== P ==
## BallCompetition
module BallCompetition(
    input	wire clk,					 
    input   wire rstn,					 
    input	wire	[3:0]  sw_in,  	 
    input   wire  [2:0]  key_in,		 
    output	wire	[1:0]  reg_ab,  	 
    output  wire  [7:0]  led_time,	 
    output  [8:0]  seg_led_1,			 
	 output  [8:0]  seg_led_2			 
);
	localparam DelayTime = 250;   
   wire [2:0]	press_on;				 
	wire [3:0] seg_data_1;				 
	wire [3:0] seg_data_2;				 
    key_debounce	 
    #(.DELAY_TIME  (DelayTime))  
    key0
    (
		.clk(clk),		            
      .rstn(rstn),
      .key_in(key_in[0]),		
      .press_on(press_on[0])	       
    );
    key_debounce
    #(.DELAY_TIME  (DelayTime))  
    key1
    (
      .clk(clk),		           
      .rstn(rstn),
      .key_in(key_in[1]),		
      .press_on(press_on[1])	       
    );
    key_debounce
    #(.DELAY_TIME  (DelayTime))  
    key2
    (
      .clk(clk),		            
      .rstn(rstn),
      .key_in(key_in[2]),		
      .press_on(press_on[2])	      
    ); 
    Display u_Display(
      .clk(clk),  
      .rstn(rstn),
      .sw_in(sw_in),  
      .press_on(press_on),
      .reg_ab(reg_ab), 
      .led_time(led_time),
      .seg_data_1(seg_data_1),  
      .seg_data_2(seg_data_2)      
    );
    segment u_segment(
   .seg_data_1  (seg_data_1),	
	.seg_data_2  (seg_data_2),		
	.seg_led_1   (seg_led_1),		
	.seg_led_2	 (seg_led_2)
    );
endmodule
Size: ~160 flip-flops.
Settings: LEC_CHECK=0, ABC_AREA=0, CAP_MARGIN=20, CELL_PAD_IN_SITES_DETAIL_PLACEMENT=1, CELL_PAD_IN_SITES_GLOBAL_PLACEMENT=1, CORE_ASPECT_RATIO=1.08, CORE_MARGIN=3, CORE_UTILIZATION=28, CTS_CLUSTER_DIAMETER=86, CTS_CLUSTER_SIZE=15, GPL_TIMING_DRIVEN=0, MAX_ROUTING_LAYER=met5, MIN_ROUTING_LAYER=met2, PLACE_DENSITY_LB_ADDON=0.01, SETUP_SLACK_MARGIN=0.34, SLEW_MARGIN=30, TNS_END_PERCENT=30; clock period 4.86 ns.
run.sh (not shown) runs the stock make flow with config.mk's settings and CLKGATE_MAP_FILE=.
P finished all stages; however, its layout fails the closing checks, the failures being setup timing.
Input-level comparison between Q and P:
# P
export LEC_CHECK = 0
export ABC_AREA = 0
export CAP_MARGIN = 20
export CELL_PAD_IN_SITES_DETAIL_PLACEMENT = 1
export CELL_PAD_IN_SITES_GLOBAL_PLACEMENT = 1
export CORE_ASPECT_RATIO = 1.08
export CORE_MARGIN = 3
export CORE_UTILIZATION = 28
export CTS_CLUSTER_DIAMETER = 86
export CTS_CLUSTER_SIZE = 15
export GPL_TIMING_DRIVEN = 0
export MAX_ROUTING_LAYER = met5
export MIN_ROUTING_LAYER = met2
export PLACE_DENSITY_LB_ADDON = 0.01
export SETUP_SLACK_MARGIN = 0.34
export SLEW_MARGIN = 30
export TNS_END_PERCENT = 30
create_clock -name core_clock -period 4.86 [get_ports {clk}]
# Q
export LEC_CHECK = 0
export ABC_AREA = 0
export CAP_MARGIN = 20
export CORE_ASPECT_RATIO = 1.08
export CORE_MARGIN = 2
export CORE_UTILIZATION = 72
export CTS_CLUSTER_DIAMETER = 86
export CTS_CLUSTER_SIZE = 15
export MAX_ROUTING_LAYER = met5
export PLACE_DENSITY_LB_ADDON = 0.0
export SETUP_SLACK_MARGIN = 0.71
export SLEW_MARGIN = 20
export TNS_END_PERCENT = 30
create_clock -name core_clock -period 3.08 [get_ports {clk}]
Flow for Q halted at clock tree synthesis (4_1_cts), error code DPL-0038. Compared with P, in Q initial core utilization up 45 points; instance count after placement with tap cells included down 54; die area down about 60%. Re compound-gate portion of the synthesized area: no difference whatsoever between Q and P. Delta (Q minus P): site row count now smaller; detailed placer's ending HPWL now smaller.
[inputs] R vs Q
# Q
export LEC_CHECK = 0
export ABC_AREA = 0
export CAP_MARGIN = 20
export CORE_ASPECT_RATIO = 1.08
export CORE_MARGIN = 2
export CORE_UTILIZATION = 72
export CTS_CLUSTER_DIAMETER = 86
export CTS_CLUSTER_SIZE = 15
export MAX_ROUTING_LAYER = met5
export PLACE_DENSITY_LB_ADDON = 0.0
export SETUP_SLACK_MARGIN = 0.71
export SLEW_MARGIN = 20
export TNS_END_PERCENT = 30
create_clock -name core_clock -period 3.08 [get_ports {clk}]
# R
export LEC_CHECK = 0
export CAP_MARGIN = 20
export CORE_MARGIN = 2
export CORE_UTILIZATION = 27
export SLEW_MARGIN = 20
create_clock -name core_clock -period 7.86 [get_ports {clk}]
[summary]
From Q to R the numbers moved as follows: placeable core region now larger; area of the mapped netlist saw little to no change; estimated wirelength of the detail-placed design shows a reduction of 20%; die boundary height shows an increase of about 55%; die extent in x went up about 70%.
Cmp R vs Q: setup slack after placement higher in R
Relative to Q, area after detailed placement has decreased by 14% in R.
Of R and Q, only Q never reached the final stage.
Status: Q FAILED at clock tree synthesis (4_1_cts) (tool error)
Delta (R minus Q): number of cells in the design after placement now larger; floorplan core density lower.
Lower die outline area goes to Q over R.
Number of rows in the core area ended up about 60% higher on R than on Q.
Here is what was changed in the inputs of S compared with R.
# R
export LEC_CHECK = 0
export CAP_MARGIN = 20
export CORE_MARGIN = 2
export CORE_UTILIZATION = 27
export SLEW_MARGIN = 20
create_clock -name core_clock -period 7.86 [get_ports {clk}]
# S
export LEC_CHECK = 0
export ABC_AREA = 1
export CAP_MARGIN = 20
export CORE_MARGIN = 2
export CORE_UTILIZATION = 72
export CTS_CLUSTER_DIAMETER = 103
export CTS_CLUSTER_SIZE = 99
export SLEW_MARGIN = 20
create_clock -name core_clock -period 6.37 [get_ports {clk}]
[summary]
- Count of multi-input gates, S and R: smaller value in R
- Routed wire in S totals less than in R.
- Summed instance area of the synthesized netlist is higher on S
- ~same clock network latency to the later pin of the worst-skew pair in S and R
- Min synthesis area per yosys across S and R: R
- R → S: combinational power picked up an extra about 80%; total chip power picked up an extra 34%; via count picked up an extra 511.
- Flip-flop and latch count after synthesis came out exactly the same in S and R.
Changes in T relative to S:
# S
export LEC_CHECK = 0
export ABC_AREA = 1
export CAP_MARGIN = 20
export CORE_MARGIN = 2
export CORE_UTILIZATION = 72
export CTS_CLUSTER_DIAMETER = 103
export CTS_CLUSTER_SIZE = 99
export SLEW_MARGIN = 20
create_clock -name core_clock -period 6.37 [get_ports {clk}]
# T
export LEC_CHECK = 0
export ABC_AREA = 1
export CAP_MARGIN = 20
export CORE_MARGIN = 2
export CORE_UTILIZATION = 72
export CTS_CLUSTER_DIAMETER = 338
export CTS_CLUSTER_SIZE = 99
export SLEW_MARGIN = 20
export TNS_END_PERCENT = 10
create_clock -name core_clock -period 3.49 [get_ports {clk}]
==> results <==
- The flow ran to completion for all of S and T but T, which stopped partway.
- From S to T, arithmetic-cell share of the synthesized area counting full adders, half adders and majority gates did not move at all.
- The detailed placer's ending HPWL in S is 0.903 times that in T.
- Taking S as the reference, in T number of instances in the placed design climbed 195, total placed instance area climbed about 14%, post-CTS setup-driven buffer insertion count climbed 24.
- On simple-gate share of the synthesized area, T and S are basically level.
Power figures rest on the tool's default switching activity, not on a simulated workload.
